==> sierra: inputs <==
==> flow/design.v <==
module chipmunk
	#(parameter addrSize = 12)
	(input clk,
	 input reset,
	 input [addrSize-1:0] startPC,
	 input [7:0] dataBus,
	 output [7:0] dataBusWrite,
	 output reg [addrSize-1:0] addrBus,
	 output weMem,
	 output done);
	reg [7:0] aReg;               
	reg [7:0] xReg;               
	reg [7:0] yReg;               
	reg [5:0] spReg;              
	reg [addrSize-1:0] pcReg;     
	reg [addrSize-1:0] pcRegAlt;  
	reg [addrSize-1:0] eaReg;     
	reg [7:0] dataReg;            
	wire [7:0] dataRegPlus = dataReg+1;  
	reg cFlagReg, zFlagReg, nFlagReg;
	reg [5:0] opcode;             
	reg [1:0] parameter_size;     
	reg [3:0] state;              
	reg finished;                 
	reg [7:0] dataBusOutput;        
	reg [3:0] nextState;            
	wire [7:0] addSubResult;        
	wire addSubCarryOut;
	wire [7:0] shifterResult;       
	wire shifterCarry;
	wire [7:0] bitOperationResult;  
	wire OpLoadA         = opcode[5:1] == 5'b00000;
	wire OpLoadX         = opcode[5:1] == 5'b00001;
	wire OpLoadY         = opcode[5:1] == 5'b00010;
	wire OpIncDecMem     = opcode[5:2] == 4'b0111 && opcode[0];
	wire OpRolRorMem     = (opcode == 6'b011001 || opcode == 6'b011011);
	wire OpIncDec        = opcode[5:1] == 5'b10101;
	wire OpInxDex        = opcode[5:1] == 5'b10110;
	wire OpInyDey        = opcode[5:1] == 5'b10111;
	wire OpSta           = opcode == 6'b100001;
	wire OpStx           = opcode == 6'b100011;
	wire OpSty           = opcode == 6'b100101;
	wire OpLdaY          = opcode == 6'b101000;
	wire OpStaY          = opcode == 6'b101001;
	wire OpIndexY        = opcode[5:1] == 5'b10100;  
	wire OpSetCarryFlag  = opcode[5:1] == 5'b00011;
	wire OpUseAdder      = opcode[5:3] == 3'b001;
	wire OpUseBitOp      = opcode[5:2] == 4'b0100;
	wire OpUseShifter    = opcode[5:2] == 4'b0110;
	wire OpAdderUseCarry = opcode[5:2] == 4'b0011;
	wire OpCpx           = opcode[5:1] == 5'b01011;
	wire OpCpy           = opcode == 6'b011100;
	wire OpDoCompare     = opcode[5:2] == 4'b0101 || OpCpy;
	wire OpSubtractInstead = OpDoCompare ||                           
	                         (opcode[5:3] == 3'b001 && opcode[1]) ||  
	                         (opcode[5:3] == 3'b101 && opcode[0]);    
	wire aluUseX         = OpCpx || OpInxDex;
	wire aluUseY         = OpCpy || OpInyDey;
	reg OpReadMemory;  
	wire OpReadMemory2   = dataBus[2] && !dataBus[7] && dataBus[7:2] != 6'b000111;  
	wire OpBranch        = opcode[5:3] == 3'b111;  
	wire flagsMatch      = (!opcode[2] && (!opcode[1] || (opcode[0] == nFlagReg)))     
                        || (opcode[2]  && ((!opcode[1] && (opcode[0] == zFlagReg))     
                                         || (opcode[1] && (opcode[0] == cFlagReg))));  
	wire BranchTaken     = OpBranch && flagsMatch;
	always @(posedge clk) begin
		if (!reset)
			finished <= 0;
		else if(state == 4'b0000 && dataBus == 8'h83)  
			finished <= 1;
	end
	always @(posedge clk) begin
		if (!reset)
			state <= 4'b0000;
		else 
			state <= nextState; 
	end
	always @(posedge clk) begin
		if (state == 4'b0000) begin
			opcode <= dataBus[7:2];
			parameter_size <= dataBus[1:0];
			eaReg <= 0;    
			OpReadMemory <= OpReadMemory2;
			dataReg <= (dataBus[7:3] == 5'b10101 || dataBus[7:3] == 5'b10110 || dataBus[7:3] == 5'b10111);
		end else if(state == 4'b0001) begin  
			dataReg <= dataBus;
			eaReg[7:0] <= dataBus;
		end else if(state == 4'b0010 || state == 4'b1111)  
			eaReg[addrSize-1:8] <= dataBus;
		else if(state == 4'b0101)  
			dataReg <= dataBus + (OpIncDecMem ? (opcode[1] ? 8'hff : 8'h01): 0);
		else if (state == 4'b0011 || state == 4'b0100)  
			eaReg <= eaReg + ((state == 4'b0100) ? yReg : xReg);
		else if (state == 4'b0111)  
			eaReg <= {{8{dataReg[7]}}, dataReg[7:0]} + pcReg;
		else if (state == 4'b1110)  
			eaReg[7:0] <= dataBus;
	end
	always @(posedge clk) begin
		if (!reset)
			spReg <= 6'b111111;
		else if (state == 4'b1100 ||
		        (state == 4'b0000 &&
					((dataBus[7:5] == 3'b110 && dataBus[2])  
					|| (dataBus[7:2] == 6'b100111))  
				))
			spReg <= spReg + 1'b1;  
		else if (state == 4'b1000 || state == 4'b1010 || state == 4'b1011)
			spReg <= spReg - 1'b1;  
	end
	wire [7:0] aluLeft = aluUseX ? xReg : (aluUseY ? yReg : aReg);
	assign { addSubCarryOut, addSubResult } = 
		OpAdderUseCarry ? (OpSubtractInstead ?  
			aluLeft + {1'b0, ~dataReg[7:0]} + cFlagReg
			: aluLeft + dataReg + cFlagReg)
		: (OpSubtractInstead ?  
			aluLeft + {1'b0, ~dataReg[7:0]} + 1'b1  
			: aluLeft + dataReg);
	assign bitOperationResult = opcode[1] ? (aReg ^ dataReg) : ~(aReg | dataReg);
	wire [7:0] shifterLeft = opcode[0] ? dataReg : aReg;
	assign shifterResult = opcode[1] ?  
			(shifterLeft >> 1) | ((opcode[0] && cFlagReg) ? 8'b10000000 : 8'b00000000)  
			:(shifterLeft << 1) | ((opcode[0] && cFlagReg) ? 8'b00000001 : 8'b00000000);
	assign shifterCarry = opcode[1] ? shifterLeft[0] : shifterLeft[7];
	always @(posedge clk) begin
		if (state == 4'b0110) begin
			if (OpLoadA || OpLdaY)  
				aReg <= dataReg;
			else if (OpUseAdder || OpIncDec)  
				aReg <= addSubResult;
			else if (OpUseBitOp)  
				aReg <= bitOperationResult;
			else if (OpUseShifter && !opcode[0])  
				aReg <= shifterResult;
			else if (opcode == 6'b100100 || opcode == 6'b100110)  
				aReg <= xReg;
		end else if(state == 4'b1001 && opcode[2:1] == 2'b01)  
			aReg <= dataBus;
	end
	always @(posedge clk) begin
		if (state == 4'b0110) begin
			if (OpLoadX)  
				xReg <= dataReg;
			else if(OpInxDex)  
				xReg <= addSubResult;
			else if (opcode == 6'b100010 || opcode == 6'b100110)  
				xReg <= aReg;
		end else if(state == 4'b1001 && opcode[2:1] == 2'b10)  
			xReg <= dataBus;
	end
	always @(posedge clk) begin
		if (state == 4'b0110) begin
			if (OpLoadY)  
				yReg <= dataReg;
			else if(OpInyDey)  
				yReg <= addSubResult;
		end else if(state == 4'b1001 && opcode[2:1] == 2'b11)  
			yReg <= dataBus;
	end
	always @(posedge clk) begin
		if (state == 4'b0110) begin
			if (OpSetCarryFlag)  
				cFlagReg <= opcode[0];
			else if (OpUseAdder || OpDoCompare || OpIncDec || OpInxDex || OpInyDey) begin  
				nFlagReg <= addSubResult[7];
				zFlagReg <= (addSubResult == 8'b00000000) ? 1 : 0;
				if (OpUseAdder || OpDoCompare)  
					cFlagReg <= addSubCarryOut;
			end else if(OpUseBitOp) begin
				nFlagReg <= bitOperationResult[7];
				zFlagReg <= (bitOperationResult == 8'b00000000) ? 1 : 0;
			end else if(OpUseShifter) begin
				nFlagReg <= shifterResult[7];
				zFlagReg <= (shifterResult == 8'b00000000) ? 1 : 0;
				cFlagReg <= shifterCarry;
			end else if(OpLoadA || OpLoadX || OpLoadY || OpIncDecMem) begin
				nFlagReg <= dataReg[7];
				zFlagReg <= (dataReg == 8'b00000000) ? 1 : 0;
			end
		end else if(state == 4'b1001 && opcode[2:1] == 2'b00)
			{nFlagReg, zFlagReg, cFlagReg} <= dataBus[2:0];
	end
	always @(posedge clk) begin
		if (!reset)
			pcReg <= startPC; 
		else if(state == 4'b0000 || state == 4'b0001 || state == 4'b0010)
			pcReg <= pcReg + 1'b1;
		else if(state == 4'b0110 && BranchTaken) begin
			pcRegAlt <= pcReg;                  
			pcReg <= eaReg;
		end else if(state == 4'b1100) begin
			pcRegAlt[7:0] <= dataBus;           
		end else if(state == 4'b1101) begin
			pcReg <= {pcRegAlt[7:0], dataBus};  
		end
	end
	always @* begin
		case (state)
			4'b0101, 4'b0110:  
				addrBus <= eaReg;
			4'b1000, 4'b1001, 4'b1010, 4'b1011, 4'b1100, 4'b1101: 
				addrBus <= { {(addrSize-9){1'b0}}, 1'b1, 1'b1, 1'b1, spReg };  
			4'b0000, 4'b0001, 4'b0010:  
				addrBus <= pcReg;
			4'b1110:
				addrBus <= {{(addrSize-8){1'b0}}, dataReg};
			4'b1111:
				addrBus <= {{(addrSize-8){1'b0}}, dataRegPlus};
			default:
				addrBus <= {addrSize{1'b0}};
		endcase
	end
	always @* begin
		if (state == 4'b0110 && (OpSta || OpStaY))
			dataBusOutput <= aReg;
		else if (state == 4'b0110 && OpStx)
			dataBusOutput <= xReg;
		else if (state == 4'b0110 && OpSty)
			dataBusOutput <= yReg;
		else if (state == 4'b0110 && OpRolRorMem)  
			dataBusOutput <= shifterResult;
		else if (state == 4'b0110 && OpIncDecMem)  
			dataBusOutput <= dataReg;
		else if (state == 4'b1000)  
			dataBusOutput <= (opcode[2:1] == 2'b00) ? {1'b0, 1'b0, 1'b0, 1'b0, 1'b0, nFlagReg, zFlagReg, cFlagReg} :
			                 (opcode[2:1] == 2'b01) ? aReg :
			                 (opcode[2:1] == 2'b10) ? xReg :
			                 yReg;
		else if (state == 4'b1010)
			dataBusOutput <= pcRegAlt[7:0];
		else if (state == 4'b1011)
			dataBusOutput <= { {(16-addrSize){1'b0}}, pcRegAlt[addrSize-1:8] };
		else
			dataBusOutput <= 8'b00000000;
	end
	wire writeCycle =  ((state == 4'b0110 && (OpSta || OpStx || OpSty || OpStaY || OpIncDecMem || OpRolRorMem)) || state == 4'b1000 || state == 4'b1010 || state == 4'b1011);
	assign weMem = !writeCycle;  
	assign dataBusWrite = dataBusOutput;  
	assign done = finished;
	always @* begin		
		case (state)
			4'b0000:
				nextState = (dataBus[7:2] == 6'b100111) ? 4'b1100 :
					((dataBus[7:5] == 3'b110 && !dataBus[2]) ? 4'b1000 : 
					((dataBus[7:5] == 3'b110 && dataBus[2]) ? 4'b1001 :
					(dataBus[0] || dataBus[1]) ? 4'b0001 :
					(OpReadMemory2 ? 4'b0101 : 4'b0110)));
			4'b0001:
				nextState = parameter_size[1] ? 4'b0010 :   
				           (OpReadMemory ? 4'b0101 :     
				           (OpBranch ? 4'b0111 :          
				           (OpIndexY ? 4'b1110 :                 
				           4'b0110)));                         
			4'b0010:
				nextState = parameter_size[0] ? 4'b0011 :         
				(OpReadMemory ? 4'b0101 :                
				(OpIndexY ? 4'b0100 :                             
				4'b0110));
			4'b0011:
				nextState = OpReadMemory ? 4'b0101 : 4'b0110;
			4'b0101, 4'b0111:               
				nextState = 4'b0110;
			4'b0110:
				nextState = (BranchTaken && opcode[2:0] == 3'b001) ? 4'b1010 : 4'b0000;  
			4'b1011, 4'b1101, 4'b1001, 4'b1000:
				nextState = 4'b0000;
			4'b0100:
				nextState = OpLdaY ? 4'b0101 : 4'b0110;
			4'b1100:
				nextState = 4'b1101;
			4'b1010:
				nextState = 4'b1011;
			4'b1110:  
				nextState = 4'b1111;
			4'b1111:  
				nextState = 4'b0100;
		endcase
	end
endmodule
==> flow/run.sh <==
#!/bin/bash
# the make line also repeats each setting of config.mk as NAME=value (left out here)
make -C /OpenROAD-flow-scripts/flow DESIGN_CONFIG=/design/flow/config.mk WORK_HOME=/design/flow/orfs CLKGATE_MAP_FILE= finish
==> flow/config.mk <==
export PLATFORM = sky130hd
export DESIGN_NAME = chipmunk
export DESIGN_NICKNAME = chipmunk
export VERILOG_FILES = /design/flow/design.v
export SDC_FILE = /design/flow/constraint.sdc
export NUM_CORES = 4
export LEC_CHECK = 0
export ABC_AREA = 1
export CAP_MARGIN = 40
export CORE_MARGIN = 2
export CORE_UTILIZATION = 72
export CTS_CLUSTER_DIAMETER = 231
export CTS_CLUSTER_SIZE = 15
export PLACE_DENSITY = 0.84
export SLEW_MARGIN = 20
==> flow/constraint.sdc <==
create_clock -name core_clock -period 2.72 [get_ports {clk}]
set_input_delay 0.5440 -clock core_clock [delete_from_list [all_inputs] [get_ports {clk}]]
set_output_delay 0.5440 -clock core_clock [all_outputs]
set_load 0.01 [all_outputs]
==> xenon: changes against sierra <==
ABC_AREA = unset   (was 1)
CAP_MARGIN = 20   (was 40)
CORE_UTILIZATION = 60   (was 72)
CTS_CLUSTER_DIAMETER = unset   (was 231)
CTS_CLUSTER_SIZE = unset   (was 15)
PLACE_DENSITY = unset   (was 0.84)
SETUP_SLACK_MARGIN = 1.05   (was unset)
==> flow/constraint.sdc (replaced) <==
create_clock -name core_clock -period 3.84 [get_ports {clk}]
set_input_delay 0.7680 -clock core_clock [delete_from_list [all_inputs] [get_ports {clk}]]
set_output_delay 0.7680 -clock core_clock [all_outputs]
set_load 0.01 [all_outputs]
==> summary of the runs <==
- xenon finished with setup timing left. sierra stopped in clock tree synthesis (4_1_cts), error DPL-0038.
- Of xenon and sierra, sierra has the higher synthesized cell count (gap 16%, measured against sierra).
- Die size: xenon is larger than sierra (about 23%).
- Between xenon and sierra, the lower synthesized area is in sierra (gap 3.6%, measured against sierra).
==> figures <==
Mapped Avg Cell Area: xenon 8.09 um2; sierra 6.53 um2
Number of cell rows: xenon 48; sierra 43
Cell count after synthesis: xenon 1280; sierra 1530
RD Place Congestion: xenon 1.01; sierra 1.30
Pre-CTS worst setup slack: xenon -0.588 ns; sierra -1.07 ns
Die span in y: xenon 135 um; sierra 122 um
Yosys cell types: xenon 90; sierra 50
Aoi/oai-family share of the synthesized area: xenon 0.245; sierra 0.231
Chip Width: xenon 135 um; sierra 122 um
Total placed cells including tap cells: xenon 1619; sierra 1961
Post-synthesis share of cell area spent on and, or, nand and nor gates: xenon 0.196; sierra 0.287
Fp util: xenon 0.607; sierra 0.729
Result of the run: xenon finished with violations; sierra stopped before the end
Stage where the flow stopped: xenon -; sierra clock tree synthesis (4_1_cts)
Layout check failures: xenon setup timing; sierra -
Net count of the mapped netlist: xenon 1369; sierra 1619
Yosys stat cell total: xenon 1280; sierra 1530
